Setup of job 1445:
## processor
module processor
(
	input wire clk_i,
	input wire rst_i,
	input wire stall_i,
	output wire [31:0] addr_o,
	input wire [31:0] data_i,
	output wire [31:0] data_o,
	output wire [3:0] data_w_o,
	output wire [2:0] data_mode_o,
	input wire [7:0] extio_in,
	output wire [7:0] extio_out
);
==> flow/config.mk <==
export PLATFORM = sky130hd
export DESIGN_NAME = processor
export DESIGN_NICKNAME = processor
export VERILOG_FILES = /design/flow/design.v
export SDC_FILE = /design/flow/constraint.sdc
export NUM_CORES = 4
export LEC_CHECK = 0
export CAP_MARGIN = 20
export CORE_MARGIN = 2
export CORE_UTILIZATION = 66
export CTS_CLUSTER_DIAMETER = 67
export GPL_ROUTABILITY_DRIVEN = 1
export MAX_ROUTING_LAYER = met4
export MIN_ROUTING_LAYER = met1
export PLACE_DENSITY_LB_ADDON = 0.17
export SLEW_MARGIN = 20
export TNS_END_PERCENT = 10
==> flow/constraint.sdc <==
create_clock -name core_clock -period 8.89 [get_ports {clk_i}]
set_input_delay 1.7780 -clock core_clock [delete_from_list [all_inputs] [get_ports {clk_i}]]
set_output_delay 1.7780 -clock core_clock [all_outputs]
set_load 0.01 [all_outputs]
run.sh (not shown) runs the stock make flow with config.mk's settings and CLKGATE_MAP_FILE=.
Job 1445 did not finish: a tool error stopped it during global routing.
Modified inputs, job 9839 compared to job 1445
- removing CTS_CLUSTER_DIAMETER (formerly 67)
- removing MIN_ROUTING_LAYER (formerly met1)
- removing MAX_ROUTING_LAYER (formerly met4)
- changing CORE_UTILIZATION from 66 to 23
- removing GPL_ROUTABILITY_DRIVEN (formerly 1)
- removing PLACE_DENSITY_LB_ADDON (formerly 0.17)
- removing TNS_END_PERCENT (formerly 10)
- changing the clock period (ns, I/O delays scaled along) from 8.89 to 11.9
### Flow results
- Compared with job 1445, job 9839 shows a number of buffers added for setup after CTS that is 38 lower.
- Job 9839 ended with every stage complete and zero timing, DRC or antenna violations.
- Summary of job 9839 over job 1445: global placer's final weighted congestion shrank by about 1.4%, row count +73.
Relative to job 9839, the following input files were edited for job 4873:
- MAX_ROUTING_LAYER newly set to met4
- CORE_UTILIZATION changed from 23 to 66
- the clock period (ns, I/O delays scaled along) changed from 11.9 to 8.5
### Flow results
For job 4873, the flow was terminated by a tool error in global routing and produced no final design. Die size: job 4873 is under job 9839. Comparing job 9839 against job 4873, there is no change at all in synthesized instance count. The number of core rows in job 4873 was lower than what job 9839 gave. Job 4873 vs. job 9839: instance area at placement went up by about 1.5%.
--- input diff job 4873..job 7423 ---
- changing CORE_UTILIZATION from 66 to 65
- setting TNS_END_PERCENT to 5 for the first time
- setting CTS_CLUSTER_DIAMETER to 32 for the first time
- setting SETUP_SLACK_MARGIN to 1.98 for the first time
- changing the clock period (ns, I/O delays scaled along) from 8.5 to 9.79
==> results <==
- None of the runs job 7423 and job 4873 ends with a clean layout.
- As the logs show, job 7423 stopped at global routing after a tool error, so it never reached the end of the flow.
- Job 4873 did not make it past global routing, where a tool error ended it.
- Of job 7423 and job 4873, the higher total instance count after detailed placement belongs to job 4873.
- H-tree depth was lower in the run labelled job 4873.
- Number of clock sinks came out exactly the same in job 7423 and job 4873.
- Number of different library cells in the post-synthesis netlist came out exactly the same in job 7423 and job 4873.
- Job 7423 vs. job 4873: fraction of the core area occupied by cells at floorplan now smaller, vertical die dimension shows an increase of 2.2 um, post-CTS repair timing setup buffer count up about 130%, final weighted congestion in routability-driven placement down 2.9%, detailed placement HPWL has decreased.
- From job 4873 to job 7423 the numbers moved as follows: die size rose by 1.5%, total cell area at the placement stage fell about 4%.

========
Starting RTL as in the previous note.
clock: 8.64 ns
lec_check: 0
cap_margin: 20
core_margin: 2
core_utilization: 66
cts_cluster_diameter: 67
gpl_routability_driven: 1
max_routing_layer: met5
min_routing_layer: met1
place_density: 0.62
setup_slack_margin: 1.72
slew_margin: 20
tns_end_percent: 100
The starting point stopped in global routing (5_1_grt).
Rerun with:
CORE_UTILIZATION = 44   (was 66)
CTS_CLUSTER_DIAMETER = not set   (was 67)
GPL_ROUTABILITY_DRIVEN = not set   (was 1)
MAX_ROUTING_LAYER = not set   (was met5)
MIN_ROUTING_LAYER = not set   (was met1)
PLACE_DENSITY = not set   (was 0.62)
SETUP_SLACK_MARGIN = not set   (was 1.72)
TNS_END_PERCENT = not set   (was 100)
clock period = 8.89 ns   (was 8.64 ns; I/O delays follow)
Result:
- This time the run ran to the end with violations: setup timing
- die area goes up by 49%
- area after synthesis stays the same
- synthesized cell count is unchanged
Rerun with:
CORE_UTILIZATION = 48   (was 44)
SETUP_SLACK_MARGIN = 1.98   (was not set)
clock period = 7.14 ns   (was 8.89 ns; I/O delays follow)
The changed run reached the layout checks and failed them: setup timing.
Area after synthesis stays the same.
Critical path depth is unchanged.
Cell area climbs by 6.5%.
Register-to-register slack got worse by 1.4 ns.
Worst hold slack got worse by 0.015 ns.
Cell count climbs by 3.0%.
Core utilization climbs by 8.5 points.
Clock skew climbs by 0.015 ns.
Power climbs by 27%.
Rerun with:
CORE_UTILIZATION = 40   (was 48)
SETUP_SLACK_MARGIN = not set   (was 1.98)
clock period = 12.0 ns   (was 7.14 ns; I/O delays follow)
The changed run passed the timing, design-rule and antenna checks.
Combinational power went down by 52%.
Via count went down by 5.7%.
Die size went up by 20%.
Worst setup slack gets better by 1.9 ns.
Design area went down by 12%.
Sequential share of layout area went up by 4.6 points.
Non-clock buffer count went down by 741.
Count of clock-buffer cells in the layout went down by 4.

========
== JK ==
processor again, from the RTL that the note above started with.
Settings: LEC_CHECK=0, CAP_MARGIN=20, CORE_MARGIN=2, CORE_UTILIZATION=72, CTS_CLUSTER_DIAMETER=28, CTS_CLUSTER_SIZE=32, PLACE_DENSITY_LB_ADDON=0.2, SETUP_SLACK_MARGIN=1.24, SLEW_MARGIN=40; clock period 4.41 ns.
For JK, the flow was terminated by a tool error in clock tree synthesis and produced no final design.
Modified inputs, MS compared to JK
- PLACE_DENSITY_LB_ADDON no longer set, was 0.2
- CTS_CLUSTER_SIZE no longer set, was 32
- CORE_UTILIZATION now 40, was 72
- SLEW_MARGIN now 20, was 40
- SETUP_SLACK_MARGIN no longer set, was 1.24
- CTS_CLUSTER_DIAMETER no longer set, was 28
- the clock period (ns, I/O delays scaled along) now 15.4, was 4.41
==> results <==
MS completed; timing, DRC and antenna clean
Relative to JK, chip height has gone up in MS.
The total cell area at the placement stage reported for MS is smaller than that of JK by about 11%.
Compared to JK, MS has worst setup slack before clock tree synthesis 6.59 ns higher.
| post-synthesis area per instance | JK vs MS | ≈ equal |
MS ended up with a higher die outline width than JK did.
Looking at MS and JK, the count of unique library cells instantiated by Yosys is a wash.
MS against JK; placeable core area is up by more than half.
The die used by MS is larger than the one used by JK.
MS vs. JK: number of cells after detailed placement went down by 100.
Setup changes, MS to AL
- CELL_PAD_IN_SITES_GLOBAL_PLACEMENT: unset -> 1
- ABC_AREA: unset -> 1
- MAX_ROUTING_LAYER: unset -> met4
- the clock period (ns, I/O delays scaled along): 15.4 -> 12.0
## What came out
No run among AL and MS stopped early or left any final violation; all are clean.
MS -> AL: number of rows created at floorplan increased slightly
Routed length on met2 (AL / MS): 1.05
Comparing worst path arrival time for AL and MS, the bigger number came from MS.
First-pass GRT wire length on AL is behind MS.
Die area | AL > MS
AL against MS: count of TritonRoute iterations in the first routing pass -3; final cell count grew by about 36%.
Edits applied to the flow inputs when going from AL to TR:
- swapping 40 for 70 in CORE_UTILIZATION
- clearing ABC_AREA, which used to be 1
- clearing CELL_PAD_IN_SITES_GLOBAL_PLACEMENT, which used to be 1
- swapping 12.0 for 8.72 in the clock period (ns, I/O delays scaled along)
On area inside the core boundary, AL loses to TR. Going from AL to TR, the share of the synthesized netlist area taken by xor and xnor gates was found to have gone up by 0.77 points. In the flow results for TR and AL, the area after detailed placement is smaller on AL. AL completed every stage of the flow, and the final layout passed the timing, design-rule and antenna checks. TR did not finish; a tool error ended it in global routing. For total die size, dividing the value from AL by the value from TR gives 1.8. [TR vs AL] post-placement worst setup slack: lower in TR. NOTE: gate count after technology mapping in TR falls short of that of AL. TR vs. AL: mux cell area share after synthesis shows an increase of 20 points; number of buffers created by CTS moved down. TR vs. AL: synthesis-stage register bit count was more or less identical; combined area of all synthesized cells fell about 2.4%.
Input-level comparison between PW and TR:
- CORE_UTILIZATION changed from 70 to 66
- the clock period (ns, I/O delays scaled along) changed from 8.72 to 8.4
--- outcome ---
PW: it failed during global routing, and the tool reported GRT-0116.
PW vs TR: count of instances resized after the clock tree is built up by more than half
From TR to PW, maximum clock path buffer count did not move at all.
Against TR, post-CTS setup buffer count in PW rose by more than half.
Power figures rest on the tool's default switching activity, not on a simulated workload.
